==> job 592: inputs <==
## axi4_slave
module axi4_slave #(
    parameter int          NUM_REGS   = 4     ,
    parameter integer      ID_WIDTH   = 4     ,
    parameter integer      ADDR_WIDTH = 32    ,
    parameter integer      DATA_WIDTH = 32    ,
    parameter logic [31:0] BASE_ADDR  = 32'h0
)(
    input  logic                     ACLK,
    input  logic                     ARESETN,
    input  logic [ID_WIDTH-1:0]       S_AXI_AWID     ,
    input  logic [ADDR_WIDTH-1:0]     S_AXI_AWADDR   ,
    input  logic [7:0]                S_AXI_AWLEN    ,
    input  logic [2:0]                S_AXI_AWSIZE   ,
    input  logic [1:0]                S_AXI_AWBURST  ,
    input  logic                      S_AXI_AWVALID  ,
    output logic                      S_AXI_AWREADY  ,
    input  logic [DATA_WIDTH-1:0]     S_AXI_WDATA    ,
    input  logic [(DATA_WIDTH/8)-1:0] S_AXI_WSTRB    ,
    input  logic                      S_AXI_WLAST    ,
    input  logic                      S_AXI_WVALID   ,
    output logic                      S_AXI_WREADY   ,
    output logic [ID_WIDTH-1:0]       S_AXI_BID      ,
    output logic [1:0]                S_AXI_BRESP    ,
    output logic                      S_AXI_BVALID   ,
    input  logic                      S_AXI_BREADY   ,
    input  logic [ID_WIDTH-1:0  ]     S_AXI_ARID     ,
    input  logic [ADDR_WIDTH-1:0]     S_AXI_ARADDR   ,
    input  logic [7:0]                S_AXI_ARLEN    ,
    input  logic [2:0]                S_AXI_ARSIZE   ,
    input  logic [1:0]                S_AXI_ARBURST  ,
    input  logic                      S_AXI_ARVALID  ,
    output logic                      S_AXI_ARREADY  ,
    output logic [ID_WIDTH-1:0  ]     S_AXI_RID      ,
    output logic [DATA_WIDTH-1:0]     S_AXI_RDATA    ,
    output logic [1:0]                S_AXI_RRESP    ,
    output logic                      S_AXI_RLAST    ,
    output logic                      S_AXI_RVALID   ,
  ...
Settings: LEC_CHECK=0, CAP_MARGIN=20, CORE_MARGIN=2, CORE_UTILIZATION=71, CTS_CLUSTER_SIZE=36, PLACE_DENSITY=0.65, SLEW_MARGIN=20; clock period 162.0 ns.
run.sh (not shown) runs the stock make flow with config.mk's settings and CLKGATE_MAP_FILE=.
==> inputs of job 175, as changes to job 592 <==
ABC_AREA = 1   (was default)
CAP_MARGIN = 15   (was 20)
CORE_UTILIZATION = 72   (was 71)
CTS_CLUSTER_SIZE = 10   (was 36)
PLACE_DENSITY = 0.6   (was 0.65)
TNS_END_PERCENT = 5   (was default)
==> flow/constraint.sdc (replaced) <==
create_clock -name core_clock -period 71.9 [get_ports {ACLK}]
set_input_delay 14.3800 -clock core_clock [delete_from_list [all_inputs] [get_ports {ACLK}]]
set_output_delay 14.3800 -clock core_clock [all_outputs]
set_load 0.01 [all_outputs]
==> qor summary <==
|  | job 175 | job 592 |
|---|---|---|
| Width of the die | 315.0 µm | 298.1 µm |
| Total die size | 0.09923 mm² | 0.08887 mm² |
| Fraction of the mapped netlist area in simple logic gates | 35.84% | 24.48% |
| Final GP Congestion | 1.059 | 0.9894 |
| Net count after synthesis | 12020 | 9092 |
| Proportion of synthesized chip area in sequential cells | 10.57% | 11.98% |
| Compound Share, Synth | 14.89% | 26.21% |
| Netlist Area Pre-Place | 0.06964 mm² | 0.06141 mm² |
| Row count | 114 | 107 |
| Cell count after synthesis | 10940 | 8007 |
| Syn Area/Cell | 6.368 µm² | 7.670 µm² |
| Die Span Y | 315.0 µm | 298.1 µm |
| Cell variety after synth | 100 | 141 |
| Floorplan-stage core utilization | 72.34% | 71.90% |
| Adder and majority gate portion of the synthesized area | 18.56% | 21.09% |
| Placeable core region | 0.09628 mm² | 0.08541 mm² |
| Status | stopped before the end | complete, no violations |
| Stage where the flow stopped | detailed placement (3_5_place_dp) | - |
| Largest area contributor in the netlist | nand2_1 | ha_1 |
| Summed standard-cell area reported by yosys | 0.06964 mm² | 0.06141 mm² |
| Fraction of synthesized area in multiplexers | 0.07905% | 6.059% |
| Top cell type's share of synthesized area | 14.62% | 16.16% |
| Number of standard cells reported by yosys | 10940 | 8007 |
| XOR Share, Synth | 7.729% | 5.755% |

========
==> v30: inputs <==
Starting RTL as in the previous note.
Settings: LEC_CHECK=0, ABC_AREA=1, CAP_MARGIN=15, CORE_MARGIN=2, CORE_UTILIZATION=72, CTS_CLUSTER_DIAMETER=374, CTS_CLUSTER_SIZE=95, PLACE_DENSITY=0.42, SETUP_SLACK_MARGIN=5.0, SLEW_MARGIN=20, TNS_END_PERCENT=15; clock period 86.0 ns.
==> v12: changes against v30 <==
==> flow/config.mk (replaced) <==
export PLATFORM = sky130hd
export DESIGN_NAME = axi4_slave
export DESIGN_NICKNAME = axi4_slave
export VERILOG_FILES = /design/flow/design.v
export SDC_FILE = /design/flow/constraint.sdc
export NUM_CORES = 4
export LEC_CHECK = 0
export CAP_MARGIN = 20
export CORE_MARGIN = 2
export CORE_UTILIZATION = 40
export PLACE_DENSITY = 0.6
export SLEW_MARGIN = 20
==> flow/constraint.sdc (replaced) <==
create_clock -name core_clock -period 200.0 [get_ports {ACLK}]
set_input_delay 40.0000 -clock core_clock [delete_from_list [all_inputs] [get_ports {ACLK}]]
set_output_delay 40.0000 -clock core_clock [all_outputs]
set_load 0.01 [all_outputs]
==> summary of the runs <==
- v12 produced a clean layout. v30 stopped in 4_1_cts.
- Of v30 and v12, v30 has the higher synthesized cell count (gap 37%, measured against v12).
- In v30 the synthesized area is higher than in v12, by 13%.
- Between v30 and v12, the lower die size is in v30 (gap 37%, measured against v12).
==> figures <==
metric                                                                          v30                      v12
Placement row count                                                             114                      143
Height of the die                                                            315 um                   396 um
Full die area                                                            99200 um^2              157000 um^2
Distinct lib cells                                                              100                      141
Simple Share, Synth                                                           35.8%                    24.5%
Core area                                                                96300 um^2              152000 um^2
Fraction of synthesized cell area in xor and xnor cells                       7.73%                    5.76%
Post-placement cell area                                                 86000 um^2               65400 um^2
Outcome                                                              did not finish  complete, no violations
Stage where the flow stopped                                                4_1_cts                        -
Library cell with the largest summed area after synthesis  sky130_fd_sc_hd__nand2_1    sky130_fd_sc_hd__ha_1
Area fraction in mux cells                                                  0.0790%                    6.06%
And-or/or-and share of the synthesized area                                   14.9%                    26.2%
Cell total in the yosys stat output                                           10.9k                     8007
Floorplan net count                                                           12.0k                     9092
HPWL Detailed                                                             187000 um                149000 um
Horizontal die dimension                                                     315 um                   396 um
Adder share                                                                   18.6%                    21.1%
Yosys Chip Area                                                          69600 um^2               61400 um^2
Mean post-synth cell area                                                 6.37 um^2                7.67 um^2
Dominant cell by count in the synthesized netlist          sky130_fd_sc_hd__nand2_1    sky130_fd_sc_hd__ha_1
Synthesized netlist cell count                                                10.9k                     8007
Top-area cell share                                                           14.6%                    16.2%
Proportion of synthesized chip area in sequential cells                       10.6%                    12.0%

========
==> exp/tundra: inputs <==
==> flow/design.v <==
module axi4_slave #(
    parameter int          NUM_REGS   = 4     ,
    parameter integer      ID_WIDTH   = 4     ,
    parameter integer      ADDR_WIDTH = 32    ,
    parameter integer      DATA_WIDTH = 32    ,
    parameter logic [31:0] BASE_ADDR  = 32'h0
)(
    input  logic                     ACLK,
    input  logic                     ARESETN,
    input  logic [ID_WIDTH-1:0]       S_AXI_AWID     ,
    input  logic [ADDR_WIDTH-1:0]     S_AXI_AWADDR   ,
    input  logic [7:0]                S_AXI_AWLEN    ,
    input  logic [2:0]                S_AXI_AWSIZE   ,
    input  logic [1:0]                S_AXI_AWBURST  ,
    input  logic                      S_AXI_AWVALID  ,
    output logic                      S_AXI_AWREADY  ,
    input  logic [DATA_WIDTH-1:0]     S_AXI_WDATA    ,
    input  logic [(DATA_WIDTH/8)-1:0] S_AXI_WSTRB    ,
    input  logic                      S_AXI_WLAST    ,
    input  logic                      S_AXI_WVALID   ,
    output logic                      S_AXI_WREADY   ,
    output logic [ID_WIDTH-1:0]       S_AXI_BID      ,
    output logic [1:0]                S_AXI_BRESP    ,
    output logic                      S_AXI_BVALID   ,
    input  logic                      S_AXI_BREADY   ,
    input  logic [ID_WIDTH-1:0  ]     S_AXI_ARID     ,
    input  logic [ADDR_WIDTH-1:0]     S_AXI_ARADDR   ,
    input  logic [7:0]                S_AXI_ARLEN    ,
    input  logic [2:0]                S_AXI_ARSIZE   ,
    input  logic [1:0]                S_AXI_ARBURST  ,
    input  logic                      S_AXI_ARVALID  ,
    output logic                      S_AXI_ARREADY  ,
    output logic [ID_WIDTH-1:0  ]     S_AXI_RID      ,
    output logic [DATA_WIDTH-1:0]     S_AXI_RDATA    ,
    output logic [1:0]                S_AXI_RRESP    ,
    output logic                      S_AXI_RLAST    ,
    output logic                      S_AXI_RVALID   ,
    input  logic                      S_AXI_RREADY   ,
    output logic                      write_en        ,
    output logic                      read_en
);
localparam ADDR_LSB     = $clog2(DATA_WIDTH / 8);
localparam ADDR_INDEX_W = $clog2(NUM_REGS);
logic [DATA_WIDTH-1:0] regfile [NUM_REGS-1:0];  
logic [ADDR_INDEX_W-1:0] write_ptr;
typedef enum logic [1:0] {
    WR_IDLE,     
    WR_WAIT,     
    WR_DATA,     
    WR_RESP      
} wr_state_t;
wr_state_t wr_state, wr_next;
logic awc_hs, wc_hs; 
logic [ADDR_WIDTH-1:0]      addr_latch     ;
logic [ID_WIDTH-1:0]        awid_latch     ;
logic [7:0]  awlen_latch    ;
logic [2:0]  awsize_latch   ;
logic [1:0]  awburst_latch  ;
logic [DATA_WIDTH-1:0]      wdata_latch    ; 
logic [(DATA_WIDTH/8)-1:0]  wstrb_latch    ;
logic                       wlast_latch    ;
logic [ADDR_WIDTH-1:0]      awaddr_latch   ;
logic [11:0] wr_transfer_size, wr_wrap_start, wr_transfer_size_latch, wr_wrap_start_latch, wr_wrap_end, wr_wrap_end_latch;
assign wr_transfer_size = (awlen_latch + 1)*(2**awsize_latch);
assign wr_wrap_start    = (S_AXI_AWADDR/ wr_transfer_size) * wr_transfer_size;
assign wr_wrap_end      = wr_wrap_start + wr_transfer_size;
logic [7:0] wr_beat_count;  
logic awaddr_err, wstrb_err, wr_burst_err;
always_comb begin
    wr_next = wr_state;  
    case(wr_state)
        WR_IDLE : if (S_AXI_AWVALID || S_AXI_WVALID)                          wr_next = WR_WAIT;
        WR_WAIT : if (awc_hs && wc_hs)                                        wr_next = WR_DATA;
        WR_DATA : if (S_AXI_WLAST || wstrb_err || awaddr_err || wr_burst_err) wr_next = WR_RESP;
        WR_RESP : if (S_AXI_BREADY)                                           wr_next = WR_IDLE;
    endcase
end
always_ff @(posedge ACLK or negedge ARESETN) begin
    if (!ARESETN)
        wr_state <= WR_IDLE;
    else
        wr_state <= wr_next;
end
always_ff @(posedge ACLK or negedge ARESETN) begin
    if (!ARESETN) begin
        S_AXI_AWREADY          <=  0    ;
        awc_hs                 <= '0    ;
        awid_latch             <= '0    ;
        awlen_latch            <= '0    ;
        awsize_latch           <= '0    ;
        awburst_latch          <= '0    ;
        awaddr_err             <= '0    ;
        wr_burst_err           <= '0    ;
        S_AXI_WREADY           <=  0    ;
        wr_beat_count          <=  0    ;
        write_ptr              <= '0    ;  
        wc_hs                  <= '0    ;
        wr_transfer_size_latch <= '0    ;
        wr_wrap_start_latch    <= '0    ;
        wr_wrap_end_latch      <= '0    ;
        wstrb_err              <= '0    ;
        S_AXI_BID              <= '0    ;
        S_AXI_BVALID           <= '0    ;
        S_AXI_BRESP            <= 2'b00 ;
        for (int r = 0; r < NUM_REGS; r++)
            regfile[r]         <= '0    ;
    end
    else begin
        case(wr_state)
            WR_IDLE: begin
                S_AXI_AWREADY          <= '0;
                S_AXI_WREADY           <= '0;
                awc_hs                 <= '0;
                awid_latch             <= '0;
                awlen_latch            <= '0;
                awsize_latch           <= '0;
                awburst_latch          <= '0;
                write_ptr              <= '0;
                wr_transfer_size_latch <= '0;
                wr_wrap_start_latch    <= '0;
                wr_wrap_end_latch      <= '0;
                S_AXI_BID              <= '0;
                S_AXI_BRESP            <= '0;
                S_AXI_BVALID           <= '0;
                awaddr_err             <= '0;
                wr_burst_err           <= '0;
                wstrb_err              <= '0;
            end
            WR_WAIT: begin
                if(S_AXI_AWVALID) begin
                    S_AXI_AWREADY          <= 1'b1              ;
                    awc_hs                 <= 1'b1              ;
                    awid_latch             <= S_AXI_AWID        ;
                    awlen_latch            <= S_AXI_AWLEN       ;
                    awsize_latch           <= S_AXI_AWSIZE      ;
                    awburst_latch          <= S_AXI_AWBURST     ;
                    awaddr_latch           <= S_AXI_AWADDR      ;
                    write_ptr              <= S_AXI_AWADDR[4:2] ;
                    wr_transfer_size_latch <= wr_transfer_size  ;
                    wr_wrap_start_latch    <= wr_wrap_start     ;
                    wr_wrap_end_latch      <= wr_wrap_end       ;
                end
                S_AXI_WREADY <= 1'b1;
                if(S_AXI_WVALID) begin
                    wc_hs        <= 1'b1;
                end
            end
            WR_DATA: begin
                S_AXI_AWREADY <= 1'b0;  
                if(!(wstrb_err || awaddr_err || wr_burst_err) && wr_beat_count < awlen_latch + 1) begin
                    for (int i = 0; i < DATA_WIDTH/8; i++) begin
                        if (S_AXI_WSTRB[i])
                            regfile[write_ptr][8*i +: 8] <= S_AXI_WDATA[8*i +: 8];
                    end
                    wr_beat_count <= wr_beat_count + 1;
                    case(awburst_latch)  
                        2'b00: write_ptr <= write_ptr;       
                        2'b01: begin
                            if(write_ptr >= awlen_latch) begin
                                awaddr_err <= 1'b1;
                            end
                            else begin
                                write_ptr <= write_ptr + 1;   
                            end
                        end
                        2'b10: begin                         
                            if (write_ptr + 1 == wr_wrap_end_latch) begin
                                write_ptr <= wr_wrap_start_latch;
                            end
                            else begin
                                write_ptr <= write_ptr + 1;
                            end
                        end
                        2'b11:  wr_burst_err <= 1'b1;   
                    endcase
                end
                if(S_AXI_WSTRB == '0) begin
                    wstrb_err <= 1'b1;
                end
                if (wr_beat_count == 0) begin
                    if(!(awaddr_latch[1:0] == 2'b00)) begin
                        awaddr_err <= 1'b1;
                    end
                end
                if(wr_beat_count > 0) begin
                    if (write_ptr < awaddr_latch[ADDR_LSB +: ADDR_INDEX_W] || write_ptr > awaddr_latch[ADDR_LSB +: ADDR_INDEX_W] + (1 << ADDR_INDEX_W) - 1) begin
                        awaddr_err <=1'b1;
                    end
                end
            end
            WR_RESP: begin
                wr_beat_count <= '0;
                S_AXI_WREADY  <= 1'b0;
                S_AXI_BVALID  <= 1'b1;
                S_AXI_BID     <= awid_latch;
                S_AXI_BRESP  <= (awaddr_err)                ? 2'b11 :   
                                (wstrb_err || wr_burst_err) ? 2'b10 :   
                                                              2'b00 ;   
                if (S_AXI_BREADY && S_AXI_BVALID) begin
                    awc_hs        <= 1'b0;
                    wc_hs         <= 1'b0;
                    S_AXI_BVALID  <= 1'b0;
                    write_ptr     <= '0;
                end
            end
        endcase
    end
end
typedef enum logic [1:0] {
    RD_IDLE,     
    RD_WAIT,     
    RD_DATA      
} rd_state_t;
rd_state_t rd_state, rd_next;
logic ar_hs;
logic [7:0] rd_beat_count;
logic ar_err, r_burst_err;
always_comb begin
    rd_next = rd_state;
    case(rd_state)
        RD_IDLE: if (S_AXI_ARVALID)                               rd_next = RD_WAIT;
        RD_WAIT: if (ar_hs )                                      rd_next = RD_DATA;
        RD_DATA: if (rd_beat_count == 0 || ar_err || r_burst_err) rd_next = RD_IDLE;
    endcase
end
always_ff @(posedge ACLK or negedge ARESETN) begin
    if(!ARESETN) begin
        rd_state <= RD_IDLE;
    end
    else begin
        rd_state <= rd_next;
    end
end
logic [ADDR_INDEX_W-1:0] read_ptr;
logic [ADDR_WIDTH-1:0]  arid_latch    ;
logic [7:0]             arlen_latch   ;
logic [2:0]             arsize_latch  ;
logic [ADDR_WIDTH-1:0]  araddr_latch  ;
logic [1:0]             arburst_latch ;
logic                   rd_complete   ;
logic [11:0] rd_transfer_size, rd_wrap_start, rd_transfer_size_latch, rd_wrap_start_latch, rd_wrap_end, rd_wrap_end_latch;
assign rd_transfer_size = (arlen_latch + 1)*(2**arsize_latch);
assign rd_wrap_start    = (S_AXI_ARADDR/ rd_transfer_size) * rd_transfer_size;
assign rd_wrap_end      = rd_wrap_start + rd_transfer_size;
always_ff @(posedge ACLK or negedge ARESETN) begin
    if(!ARESETN) begin
        S_AXI_ARREADY <=  0   ;
        S_AXI_RID     <= '0   ;
        S_AXI_RDATA   <= '0   ;
        S_AXI_RRESP   <= 2'b00;
        S_AXI_RLAST   <=  0   ;
        S_AXI_RVALID  <=  0   ;
        read_ptr      <= '0   ;
        ar_hs         <=  0   ;
    end
    else begin
        case(rd_state)
            RD_IDLE: begin
                S_AXI_ARREADY          <=  0;
                S_AXI_RLAST            <=  0;
                S_AXI_RVALID           <=  0;
                ar_hs                  <=  0;
                arid_latch             <= '0;
                arlen_latch            <= '0;
                arsize_latch           <= '0;
                araddr_latch           <= '0;
                r_burst_err            <= '0;
                ar_err                 <= '0;
                arburst_latch          <= '0;
                read_ptr               <= '0;
                rd_beat_count          <= '0;
                rd_transfer_size_latch <= '0;
                rd_wrap_start_latch    <= '0;
                rd_wrap_end_latch      <= '0;
            end
            RD_WAIT: begin
                S_AXI_ARREADY          <= 1'b1              ;
                ar_hs                  <= 1'b1              ;
                arid_latch             <= S_AXI_ARID        ;
                arlen_latch            <= S_AXI_ARLEN       ;
                araddr_latch           <= S_AXI_ARADDR      ;
                arsize_latch           <= S_AXI_ARSIZE      ;
                arburst_latch          <= S_AXI_ARBURST     ;
                read_ptr               <= S_AXI_ARADDR[4:2] ;
                rd_beat_count          <= arlen_latch + 1   ;
                rd_transfer_size_latch <= rd_transfer_size  ;
                rd_wrap_start_latch    <= rd_wrap_start     ;   
                rd_wrap_end_latch      <= rd_wrap_end       ;
            end
            RD_DATA: begin
                S_AXI_ARREADY          <= 1'b0;
                if (rd_beat_count == arlen_latch + 1 && !(araddr_latch[1:0] == 2'b00)) begin
                    ar_err <= 1'b1;
                    if (S_AXI_RREADY) begin
                        S_AXI_RVALID <= 1'b1;
                        S_AXI_RLAST  <= 1'b1;
                        S_AXI_RID    <= arid_latch;
                        S_AXI_RRESP  <= 2'b11;
                    end
                end
                else if (rd_beat_count == arlen_latch && (read_ptr < araddr_latch[4:2] || read_ptr > araddr_latch[4:2] + 7)) begin
                    ar_err <= 1'b1;
                    if (S_AXI_RREADY) begin
                        S_AXI_RVALID <= 1'b1;
                        S_AXI_RLAST  <= 1'b1;
                        S_AXI_RID    <= arid_latch;
                        S_AXI_RRESP  <= 2'b11;
                    end
                end
                else if (arburst_latch == 2'b11) begin
                    r_burst_err <= 1'b1;
                    if (S_AXI_RREADY) begin
                        S_AXI_RVALID <= 1'b1;
                        S_AXI_RLAST  <= 1'b1;
                        S_AXI_RID    <= arid_latch;
                        S_AXI_RRESP  <= 2'b01;
                    end
                end
                else begin
                    if(rd_beat_count > 1 && S_AXI_RREADY) begin
                        S_AXI_RVALID <= 1'b1;
                        S_AXI_RDATA  <= regfile[read_ptr];
                        S_AXI_RID    <= arid_latch;
                        case(arburst_latch)
                            2'b00: read_ptr <= read_ptr;         
                            2'b01: 
                                if(read_ptr >= arlen_latch) begin
                                    ar_err <= 1'b1;
                                end
                                else begin 
                                read_ptr <= read_ptr + 1;     
                                end
                            2'b10:                               
                                if (read_ptr + 1 == rd_wrap_end_latch) begin
                                    read_ptr <= rd_wrap_start_latch;
                                end
                                else begin
                                    read_ptr <= read_ptr + 1;
                                end
                        endcase
                        rd_beat_count <= rd_beat_count - 1;
                    end
                    else if (rd_beat_count == 1 && S_AXI_RREADY) begin
                        S_AXI_RVALID <= 1'b1;
                        S_AXI_RLAST  <= 1'b1;
                        S_AXI_RDATA  <= regfile[read_ptr];
                        S_AXI_RID    <= arid_latch;
                        S_AXI_RRESP  <= (ar_err)      ? 2'b11 :   
                                        (r_burst_err) ? 2'b10 :   
                                                        2'b00 ;   
                        rd_beat_count <= 0;
                    end
                end
            end
        endcase
    end
end
assign write_en = awc_hs && wc_hs;
assign read_en  = ar_hs;
endmodule
==> flow/run.sh <==
#!/bin/bash
# the make line also repeats each setting of config.mk as NAME=value (left out here)
make -C /OpenROAD-flow-scripts/flow DESIGN_CONFIG=/design/flow/config.mk WORK_HOME=/design/flow/orfs CLKGATE_MAP_FILE= finish
==> flow/config.mk <==
export PLATFORM = sky130hd
export DESIGN_NAME = axi4_slave
export DESIGN_NICKNAME = axi4_slave
export VERILOG_FILES = /design/flow/design.v
export SDC_FILE = /design/flow/constraint.sdc
export NUM_CORES = 4
export LEC_CHECK = 0
export CAP_MARGIN = 20
export CELL_PAD_IN_SITES_DETAIL_PLACEMENT = 2
export CELL_PAD_IN_SITES_GLOBAL_PLACEMENT = 1
export CORE_MARGIN = 2
export CORE_UTILIZATION = 40
export CTS_CLUSTER_DIAMETER = 386
export MAX_ROUTING_LAYER = met4
export PLACE_DENSITY = 0.43
export SETUP_SLACK_MARGIN = 5.0
export SLEW_MARGIN = 20
==> flow/constraint.sdc <==
create_clock -name core_clock -period 200.0 [get_ports {ACLK}]
set_input_delay 40.0000 -clock core_clock [delete_from_list [all_inputs] [get_ports {ACLK}]]
set_output_delay 40.0000 -clock core_clock [all_outputs]
set_load 0.01 [all_outputs]
==> inputs of exp/lagoon, as changes to exp/tundra <==
Settings changed: CELL_PAD_IN_SITES_DETAIL_PLACEMENT 2 to not set, CELL_PAD_IN_SITES_GLOBAL_PLACEMENT 1 to not set, CORE_UTILIZATION 40 to 58, CTS_CLUSTER_DIAMETER 386 to not set, PLACE_DENSITY 0.43 to not set, SETUP_SLACK_MARGIN 5.0 to not set.
==> flow/constraint.sdc (replaced) <==
create_clock -name core_clock -period 105.0 [get_ports {ACLK}]
set_input_delay 21.0000 -clock core_clock [delete_from_list [all_inputs] [get_ports {ACLK}]]
set_output_delay 21.0000 -clock core_clock [all_outputs]
set_load 0.01 [all_outputs]
==> inputs of exp/umber, as changes to exp/tundra <==
Settings changed: CELL_PAD_IN_SITES_DETAIL_PLACEMENT 2 to not set, CELL_PAD_IN_SITES_GLOBAL_PLACEMENT 1 to not set, CORE_UTILIZATION 40 to 58, CTS_CLUSTER_DIAMETER 386 to not set, MAX_ROUTING_LAYER met4 to not set, PLACE_DENSITY 0.43 to not set, SETUP_SLACK_MARGIN 5.0 to not set.
==> flow/constraint.sdc (replaced) <==
create_clock -name core_clock -period 137.0 [get_ports {ACLK}]
set_input_delay 27.4000 -clock core_clock [delete_from_list [all_inputs] [get_ports {ACLK}]]
set_output_delay 27.4000 -clock core_clock [all_outputs]
set_load 0.01 [all_outputs]
==> inputs of exp/pepper, as changes to exp/tundra <==
Settings changed: CELL_PAD_IN_SITES_DETAIL_PLACEMENT 2 to not set, CELL_PAD_IN_SITES_GLOBAL_PLACEMENT 1 to not set, CORE_UTILIZATION 40 to 72, CTS_CLUSTER_DIAMETER 386 to not set, MAX_ROUTING_LAYER met4 to not set, PLACE_DENSITY 0.43 to 0.6, SETUP_SLACK_MARGIN 5.0 to not set.
==> flow/constraint.sdc (replaced) <==
create_clock -name core_clock -period 114.0 [get_ports {ACLK}]
set_input_delay 22.8000 -clock core_clock [delete_from_list [all_inputs] [get_ports {ACLK}]]
set_output_delay 22.8000 -clock core_clock [all_outputs]
set_load 0.01 [all_outputs]
==> impl_metrics.py <==
# Physical implementation metrics
metrics = {
    "status": {
        "status": "finished with violations",
        "violations": "setup timing",
    },
    "timing": {
        "max_freq_mhz": 8.759,
        "fin_ws_ns": -0.1689,
        "setup_violations": 1,
    },
    "place": {
        "hpwl_um": 149800,
    },
    "worst_hold_path": {
        "holdPathStages": 1,
        "hp-start": "arid_latch[0]",
    },
    "global_routing": {
        "grtUsageMet1_pct": 56.65,
        "grt_util_met3_pct": 8.274,
        "grt_pass1_wl_um": 320500,
    },
    "setup_path": {
        "cp_data_arrival_time_ns": 114.50,
    },
    "floorplan": {
        "rows": 107,
    },
}
(the above is from exp/pepper)
==> impl_metrics.py <==
# Physical implementation metrics
metrics = {
    "status": {
        "status": "complete, no violations",
    },
    "worst_hold_path": {
        "hp-start": "wr_wrap_end_latch[8]",
    },
    "timing": {
        "max_freq_mhz": 7.716,
        "setup_violations": 0,
        "fin_ws_ns": 7.400,
    },
    "global_routing": {
        "grt_util_met3_pct": 3.011,
        "grtUsageMet1_pct": 46.67,
    },
    "place": {
        "hpwl_um": 143600,
    },
    "floorplan": {
        "rows": 119,
    },
}
(the above is from exp/umber)
==> impl_metrics.py <==
# Physical implementation metrics
metrics = {
    "status": {
        "status": "complete, no violations",
    },
    "setup_path": {
        "cp_data_arrival_time_ns": 155.32,
    },
    "floorplan": {
        "rows": 143,
    },
    "timing": {
        "setup_violations": 0,
        "fin_ws_ns": 45.13,
        "max_freq_mhz": 6.457,
    },
    "detailed_routing": {
        "num_vias": 62500,
    },
    "worst_hold_path": {
        "hp-start": "arid_latch[2]",
        "holdPathStages": 1,
    },
    "place": {
        "hpwl_um": 191000,
    },
    "global_routing": {
        "grtUsageMet1_pct": 40.86,
        "grt_util_met3_pct": 1.381,
    },
}
(the above is from exp/tundra)
==> impl_metrics.py <==
# Physical implementation metrics
metrics = {
    "status": {
        "status": "finished with violations",
        "violations": "capacitance limit, slew limit, setup timing",
    },
    "setup_path": {
        "cp_data_arrival_time_ns": 109.78,
    },
    "timing": {
        "maxSlewViolCount": 6,
        "fin_ws_ns": -4.403,
        "setup_violations": 12,
    },
    "worst_hold_path": {
        "holdPathStages": 1,
        "hp-start": "arid_latch[2]",
    },
    "flow_run": {
        "drv_cap": 1,
    },
    "place": {
        "hpwl_um": 169300,
    },
}
(the above is from exp/lagoon)
